ember:
Design milestone1, start of the top module:
module milestone1 (
	input logic CLOCK_50_I,                    
	input logic resetn,
	input  logic            M1_en,
	output  logic            M1_end,
	output logic   [17:0]   SRAM_address,
	input  logic   [15:0]   SRAM_read_data,
	output logic   [15:0]   SRAM_write_data,
	output logic            SRAM_we_n
);
For scale: ~7300 cells after synthesis, roughly 610 flip-flops, ~0.063 mm2 of cells after synthesis.
Settings: LEC_CHECK=0, CAP_MARGIN=20, CORE_MARGIN=2, CORE_UTILIZATION=72, CTS_CLUSTER_DIAMETER=398, CTS_CLUSTER_SIZE=95, PLACE_DENSITY=0.41, SLEW_MARGIN=20, TNS_END_PERCENT=5; clock period 8.03 ns.
run.sh (not shown) runs the stock make flow with config.mk's settings and CLKGATE_MAP_FILE=.
Seen in the log of ember: GRT-0232 during global routing (5_1_grt), after which the run never completed.
Modified inputs, fjord compared to ember
Settings: a deleted CTS_CLUSTER_SIZE that had been 95; a deleted CTS_CLUSTER_DIAMETER that had been 398; a deleted PLACE_DENSITY that had been 0.41; a change of CORE_UTILIZATION from 72 to 40; a deleted TNS_END_PERCENT that had been 5; a change of the clock period (ns, I/O delays scaled along) from 8.03 to 10.9.
### Flow results
fjord completed; timing, DRC and antenna clean
Looking at placer congestion estimate across ember and fjord, the one that comes out higher is ember.
Re hold-fix buffer count after cts: no difference whatsoever between fjord and ember.
The detailed-placement wirelength estimate of fjord is lower than that of ember.
Against ember, placeable core region in fjord rose by more than half.
~same number of synthesized register bits in ember and fjord
Compared with ember, fjord shows a higher width of the die.
ember → fjord: number of buffers inserted by post-CTS setup repair shrank by 84, count of standard-cell rows grew by 34%, TritonCTS buffer count grew by 65.
Input-level comparison between xenon and fjord:
Settings: an added GPL_TIMING_DRIVEN of 0; an added TNS_END_PERCENT of 45; an added CTS_CLUSTER_DIAMETER of 221; an added ABC_AREA of 1; a change of the clock period (ns, I/O delays scaled along) from 10.9 to 13.0.
--- outcome ---
- [xenon vs fjord] utilization after layout: lower in xenon
- In the tables for fjord and xenon, worst hold slack reads higher with xenon.
- Going from fjord to xenon, the count of clock-buffer cells in the layout was found to have gone up by 18.
- From fjord to xenon the numbers moved as follows: wire length of the first global-routing pass grew by 78000 um; global-route usage grew by 5.4 points; area share of buffers outside the clock network shrank by 2.0 points; simple-gate share of the synthesized area grew by 9.4 points.
- fjord has higher average instance area after synthesis than xenon.
- Measured against fjord, the highest achievable clock rate of xenon comes out at 0.861 times the reference value.
- xenon ended up with simple AND/OR/NAND/NOR gates as its dominant kind of combinational cell; fjord ended up with adder cells.
## Diff of input files: indigo against xenon
Settings: setting MAX_ROUTING_LAYER to met4 for the first time; setting CORE_ASPECT_RATIO to 0.89 for the first time; changing CORE_MARGIN from 2 to 4; changing TNS_END_PERCENT from 45 to 5; removing CTS_CLUSTER_DIAMETER (formerly 221); changing CAP_MARGIN from 20 to 30; setting GPL_ROUTABILITY_DRIVEN to 0 for the first time; setting HOLD_SLACK_MARGIN to 0.28 for the first time; changing CORE_UTILIZATION from 40 to 38.
### Flow results
- Reported for indigo and xenon, number of synthesized register bits turned out identical to the last digit.
- Fraction of the cycle the final worst path needs: indigo vs xenon up 3.1 points
- From xenon to indigo the numbers moved as follows: maximum clock rate decreased about 3%, fill cell instance count of the final layout increased 3.4%.
- The more densely filled core belongs to xenon, not indigo.
- The final layouts of indigo and xenon pass the timing, design-rule and antenna checks.
- Per-cell routed wire length ended up 4.2% lower on indigo than on xenon.
- indigo reports its layer with the highest usage as met1 while xenon reports met2.
- The floorplan-stage core utilization in indigo was lower than what xenon gave.

---

Setup of v6:
milestone1 again, from the RTL that the note above started with.
Settings: LEC_CHECK=0, ABC_AREA=0, CAP_MARGIN=20, CORE_ASPECT_RATIO=1.62, CORE_MARGIN=2, CORE_UTILIZATION=40, CTS_CLUSTER_DIAMETER=221, GPL_TIMING_DRIVEN=1, MAX_ROUTING_LAYER=met4, MIN_ROUTING_LAYER=met2, SLEW_MARGIN=20, TNS_END_PERCENT=45; clock period 13.6 ns.
Final checks on v6, whose flow otherwise completed, came back failing, citing DRC.
Changes in v7 relative to v6:
==> flow/config.mk <==
export PLATFORM = sky130hd
export DESIGN_NAME = milestone1
export DESIGN_NICKNAME = milestone1
export VERILOG_FILES = /design/flow/design.v
export SDC_FILE = /design/flow/constraint.sdc
export NUM_CORES = 4
export LEC_CHECK = 0
export CAP_MARGIN = 20
export CORE_MARGIN = 2
export CORE_UTILIZATION = 65
export SLEW_MARGIN = 20
==> flow/constraint.sdc <==
create_clock -name core_clock -period 10.1 [get_ports {CLOCK_50_I}]
set_input_delay 2.0200 -clock core_clock [delete_from_list [all_inputs] [get_ports {CLOCK_50_I}]]
set_output_delay 2.0200 -clock core_clock [all_outputs]
set_load 0.01 [all_outputs]
==> comparison <==
v7 was carried through to the last stage, and its layout satisfied the timing, design-rule and antenna checks.
Re sequential share of layout area: v7 is 1.5 points down on v6.
Full die area in v7 is about 40% below v6.
v7: routability congestion estimate from global placement about 8% below v6
v6 → v7: cell count -232; wire length saw a decrease.
v7 vs. v6: worst setup slack went down by 0.60 ns.
On v7: routed length on met2 is about 18% lower than what v6 gave.

---

onyx:
milestone1 again, from the RTL that the note above started with.
Settings: LEC_CHECK=0, ABC_AREA=1, CAP_MARGIN=20, CORE_ASPECT_RATIO=1.3, CORE_MARGIN=5, CORE_UTILIZATION=56, GPL_TIMING_DRIVEN=0, SETUP_SLACK_MARGIN=0.19, SLEW_MARGIN=20; clock period 8.74 ns.
onyx: complete, dirty (negative setup slack)
Here is what was changed in the inputs of willow compared with onyx.
Settings: removing CORE_ASPECT_RATIO (formerly 1.3); changing CORE_UTILIZATION from 56 to 40; changing CORE_MARGIN from 5 to 2; removing ABC_AREA (formerly 1); removing GPL_TIMING_DRIVEN (formerly 0); removing SETUP_SLACK_MARGIN (formerly 0.19); changing the clock period (ns, I/O delays scaled along) from 8.74 to 12.5.
## What came out
- Of onyx and willow, the lower starting utilization of the core area belongs to willow.
- willow ended with every stage complete and zero timing, DRC or antenna violations.
- willow: final-report setup violation count lower than onyx
- Relative to onyx, post-layout instance count excluding filler cells decreased by about 18% in willow.
- Delta(synthesized area, willow - onyx) < 0
- The total non-filler cell area in the finished layout of willow falls short of that of onyx by 18%.
> inputs changed (willow -> violet)
Settings: MAX_ROUTING_LAYER now met4, previously not set; CORE_UTILIZATION now 72, was 40; the clock period (ns, I/O delays scaled along) now 8.37, was 12.5.
### Flow results
- Seen in the log of violet: GRT-0116 during global routing (5_1_grt), after which the run never completed.
- Compared with willow, in violet total die size has decreased, standard cell core area lost about 45%, area of placed instances rose by about 15%, detailed-placement wirelength estimate picked up an extra about 20%, number of placed instances with taps included shows an increase of about 4%.
- Of violet and willow, it is violet that has the higher post-cts gate resize count.
The inputs of zinc differ from those of violet as listed below.
Settings: MAX_ROUTING_LAYER removed (was met4); CORE_UTILIZATION changed from 72 to 40; the clock period (ns, I/O delays scaled along) changed from 8.37 to 13.0.
==> comparison <==
zinc: full flow OK, the timing, design-rule and antenna checks passed
Going from violet to zinc, weighted congestion at the end of routability-driven global placement shrinks by 10%.
zinc against violet: total of cells resized after clock tree synthesis decreased by 521 relative to the old numbers, number of buffers inserted to repair setup after CTS lower, total die size grew by about 80%.
Tally of unique sky130hd cells used after synthesis: zinc vs violet identical

---

Starting RTL as in the previous note.
Settings: LEC_CHECK=0, CAP_MARGIN=15, CORE_MARGIN=2, CORE_UTILIZATION=71, MAX_ROUTING_LAYER=met4, PLACE_DENSITY=0.65, SLEW_MARGIN=30; clock period 9.9 ns.
The starting point ran to the end with violations: setup timing.
Edit:
CAP_MARGIN = 20   (was 15)
CORE_UTILIZATION = 64   (was 71)
MAX_ROUTING_LAYER = not set   (was met4)
PLACE_DENSITY = not set   (was 0.65)
SLEW_MARGIN = 20   (was 30)
clock period = 10.9 ns   (was 9.9 ns; I/O delays follow)
The new run finished with timing, DRC and antenna clean.
Worst setup slack gets better by 0.64 ns.
Cell count decreases by a few percent.
Non-clock buffer count went down by 590.
First-iteration DRC count decreases by well over a third.
Cell area fell by a little under a tenth.
Synthesized area is unchanged.
Edit:
CORE_UTILIZATION = 40   (was 64)
GPL_ROUTABILITY_DRIVEN = 0   (was not set)
TNS_END_PERCENT = 30   (was not set)
clock period = 13.0 ns   (was 10.9 ns; I/O delays follow)
Clock skew goes up by 0.049 ns.
Non-clock buffer count fell by 146.
Setup slack gets better by 0.40 ns.
Edit:
ABC_AREA = 1   (was not set)
CTS_CLUSTER_DIAMETER = 185   (was not set)
GPL_ROUTABILITY_DRIVEN = not set   (was 0)
TNS_END_PERCENT = not set   (was 30)
What happened: Setup slack improves by 0.43 ns; global-route usage rises by 2.8 points; utilization falls by 0.15 points; cell area rises by 6.5%; synthesized area rises by 6.6%; synthesized cell count rises by 28%; worst hold slack improves by 0.011 ns; wire length rises by 19%; fmax rises by 3.6%.

---

rev 12:
milestone1 again, from the RTL that the note above started with.
==> flow/config.mk <==
export PLATFORM = sky130hd
export DESIGN_NAME = milestone1
export DESIGN_NICKNAME = milestone1
export VERILOG_FILES = /design/flow/design.v
export SDC_FILE = /design/flow/constraint.sdc
export NUM_CORES = 4
export LEC_CHECK = 0
export CAP_MARGIN = 15
export CORE_MARGIN = 2
export CORE_UTILIZATION = 72
export MAX_ROUTING_LAYER = met4
export SETUP_SLACK_MARGIN = -0.66
export SLEW_MARGIN = 20
==> flow/constraint.sdc <==
create_clock -name core_clock -period 8.53 [get_ports {CLOCK_50_I}]
set_input_delay 1.7060 -clock core_clock [delete_from_list [all_inputs] [get_ports {CLOCK_50_I}]]
set_output_delay 1.7060 -clock core_clock [all_outputs]
set_load 0.01 [all_outputs]
As the logs show, rev 12 stopped at global routing after a tool error, so it never reached the end of the flow.
[inputs] rev 13 vs rev 12
Settings: removing SETUP_SLACK_MARGIN (formerly -0.66); removing MAX_ROUTING_LAYER (formerly met4); setting CTS_CLUSTER_DIAMETER to 400 for the first time; setting ABC_AREA to 1 for the first time; setting CTS_CLUSTER_SIZE to 14 for the first time; changing the clock period (ns, I/O delays scaled along) from 8.53 to 5.43.
- Synthesized-area fraction occupied by ao, oa, aoi and oai cells in rev 13 is 5.4 points lower than in rev 12
- Delta (rev 13 minus rev 12): number of placement rows now larger; initial core utilization now larger.
- Rev 13 is listed as incomplete: the tool reported an error in global routing and the run ended there.
- Between rev 13 and rev 12, it is rev 13 whose number of gates resized after CTS is higher, by 459.

---

== try-amber ==
Starting RTL as in the previous note.
export LEC_CHECK = 0
export CAP_MARGIN = 15
export CORE_MARGIN = 2
export CORE_UTILIZATION = 72
export CTS_CLUSTER_SIZE = 84
export MAX_ROUTING_LAYER = met4
export PLACE_DENSITY = 0.65
export SLEW_MARGIN = 30
create_clock -name core_clock -period 9.9 [get_ports {CLOCK_50_I}]
No final results exist for try-amber, since it was stopped by error ODB-0269 during global routing.
#### Input delta (try-raven over try-amber)
- CORE_UTILIZATION: 72 -> 66
- ABC_AREA: unset -> 1
- CTS_CLUSTER_SIZE: 84 -> 72
- PLACE_DENSITY: 0.65 -> unset
- the clock period (ns, I/O delays scaled along): 9.9 -> 9.92
[summary]
On share of cell area taken by muxes after synthesis: between try-amber and try-raven, it ends up higher for try-amber.
try-raven vs try-amber on number of placed cells counting well taps: try-raven is the higher one.
Row count of instantiated cells in the yosys netlist: try-raven higher / try-amber lower
try-raven finished every step from synthesis to the final layout, and the layout passed the timing, design-rule and antenna checks.
The inputs of try-quartz differ from those of try-raven as listed below.
- clearing CTS_CLUSTER_SIZE, which used to be 72
- swapping 30 for 20 in SLEW_MARGIN
- clearing ABC_AREA, which used to be 1
- swapping 9.92 for 8.46 in the clock period (ns, I/O delays scaled along)
### Flow results
Tool error ODB-0269 stopped try-quartz during global routing; no final results.
[compare] base=try-raven new=try-quartz: number of cell instances after yosys synthesis moved down; worst slack at placement moved down.
try-quartz vs. try-raven: core region area lost 5.7%; count of distinct cell types in the synthesized netlist up 45%.
What try-raven reported for post-placement cell count has to be multiplied by 0.895 to get the figure for try-quartz.
The higher cell count after synthesis of try-raven and try-quartz is in try-raven.
Die area was lower in try-quartz than in try-raven.
[compare] base=try-raven new=try-quartz: post-cts repair resize count increased by 556 relative to the old numbers; mean post-synth cell area increased by about 20% relative to the old numbers.

---

milestone1 again, from the RTL that the note above started with.
Settings: LEC_CHECK=0, CAP_MARGIN=20, CORE_MARGIN=2, CORE_UTILIZATION=70, CTS_CLUSTER_DIAMETER=235, CTS_CLUSTER_SIZE=41, HOLD_SLACK_MARGIN=0.29, MAX_ROUTING_LAYER=met4, PLACE_DENSITY_LB_ADDON=0.02, SETUP_SLACK_MARGIN=2.47, SLEW_MARGIN=20; clock period 9.26 ns.
The first run aborted during global routing with GRT-0232.
Then changed:
CORE_UTILIZATION = 29   (was 70)
CTS_CLUSTER_DIAMETER = not set   (was 235)
CTS_CLUSTER_SIZE = not set   (was 41)
HOLD_SLACK_MARGIN = not set   (was 0.29)
MAX_ROUTING_LAYER = not set   (was met4)
PLACE_DENSITY_LB_ADDON = not set   (was 0.02)
SETUP_SLACK_MARGIN = not set   (was 2.47)
clock period = 12.5 ns   (was 9.26 ns; I/O delays follow)
This time the run went through all stages and came out clean.
Synthesized area stays the same.
Die size is higher by 140%.
Synthesized cell count is unchanged.

---

job 3214:
Starting RTL as in the previous note.
clock: 7.03 ns
lec_check: 0
abc_area: 1
cap_margin: 20
core_margin: 2
core_utilization: 72
cts_cluster_diameter: 363
cts_cluster_size: 96
place_density: 0.41
slew_margin: 20
Job 3214: GRT-0116 in 5_1_grt -> run aborted
Setup changes, job 3214 to job 8901
==> flow/config.mk <==
export PLATFORM = sky130hd
export DESIGN_NAME = milestone1
export DESIGN_NICKNAME = milestone1
export VERILOG_FILES = /design/flow/design.v
export SDC_FILE = /design/flow/constraint.sdc
export NUM_CORES = 4
export LEC_CHECK = 0
export CAP_MARGIN = 20
export CORE_MARGIN = 2
export CORE_UTILIZATION = 65
export SLEW_MARGIN = 20
==> flow/constraint.sdc <==
create_clock -name core_clock -period 10.2 [get_ports {CLOCK_50_I}]
set_input_delay 2.0400 -clock core_clock [delete_from_list [all_inputs] [get_ports {CLOCK_50_I}]]
set_output_delay 2.0400 -clock core_clock [all_outputs]
set_load 0.01 [all_outputs]
[summary]
Job 8901 finished end to end and its layout was clean on timing, DRC and antenna.
Horizontal die dimension of job 8901 exceeds that of job 3214 slightly.
Note that the chip area from the yosys synthesis statistics recorded for job 8901 amounts to 0.938 times the value seen in job 3214.
Global placer's final weighted congestion down 0.17 in job 8901 wrt job 3214
Summary of job 8901 over job 3214: placed instance area moved down; adder-cell area share of the yosys netlist moved up; cell total in the yosys stat output moved down; worst setup timing slack at the placement stage moved up.
Edits applied to the flow inputs when going from job 8901 to job 5217:
diff --git a/flow/config.mk b/flow/config.mk
--- a/flow/config.mk
+++ b/flow/config.mk
@@ -8,4 +8,5 @@
 export CAP_MARGIN = 20
 export CORE_MARGIN = 2
-export CORE_UTILIZATION = 65
+export CORE_UTILIZATION = 71
+export MAX_ROUTING_LAYER = met4
 export SLEW_MARGIN = 20
==> flow/constraint.sdc <==
create_clock -name core_clock -period 8.32 [get_ports {CLOCK_50_I}]
set_input_delay 1.6640 -clock core_clock [delete_from_list [all_inputs] [get_ports {CLOCK_50_I}]]
set_output_delay 1.6640 -clock core_clock [all_outputs]
set_load 0.01 [all_outputs]
Findings:
[compare] base=job 8901 new=job 5217: share of the core filled by cells before placement higher, number of I/O pins roughly the same, core outline area lower, count of standard-cell rows lower, clock sink count roughly the same. Changes observed in job 5217 relative to job 8901: synthesized area stayed essentially flat, number of port buffers stayed essentially flat. Job 5217 — minimum setup slack after placement 1.78 ns lower, job 8901 as reference. Job 8901: PASS, flow complete, no timing, DRC or antenna violations. Job 5217 never completed; the flow aborted with a tool error in 5_1_grt. Job 5217: global placer's final weighted congestion about 5% above job 8901. Die height (higher): job 8901. Floorplan check, job 5217 vs job 8901: die outline smaller in job 5217.
Input changes introduced in job 3432 (baseline for comparison: job 5217):
diff --git a/flow/config.mk b/flow/config.mk
--- a/flow/config.mk
+++ b/flow/config.mk
@@ -6,7 +6,7 @@
 export NUM_CORES = 4
 export LEC_CHECK = 0
-export CAP_MARGIN = 20
+export CAP_MARGIN = 15
 export CORE_MARGIN = 2
-export CORE_UTILIZATION = 71
+export CORE_UTILIZATION = 65
 export MAX_ROUTING_LAYER = met4
 export SLEW_MARGIN = 20
==> flow/constraint.sdc <==
create_clock -name core_clock -period 8.43 [get_ports {CLOCK_50_I}]
set_input_delay 1.6860 -clock core_clock [delete_from_list [all_inputs] [get_ports {CLOCK_50_I}]]
set_output_delay 1.6860 -clock core_clock [all_outputs]
set_load 0.01 [all_outputs]
==> comparison <==
Job 3432 did not finish: a tool error stopped it during 5_1_grt. Job 3432 -> job 5217: cell count after synthesis delta 0, exact match. Job 5217 -> job 3432: Yosys chip area delta 0, exact match. Total number of placement rows in job 3432 is 4 higher than in job 5217. Job 3432 ended with more chip area than job 5217.
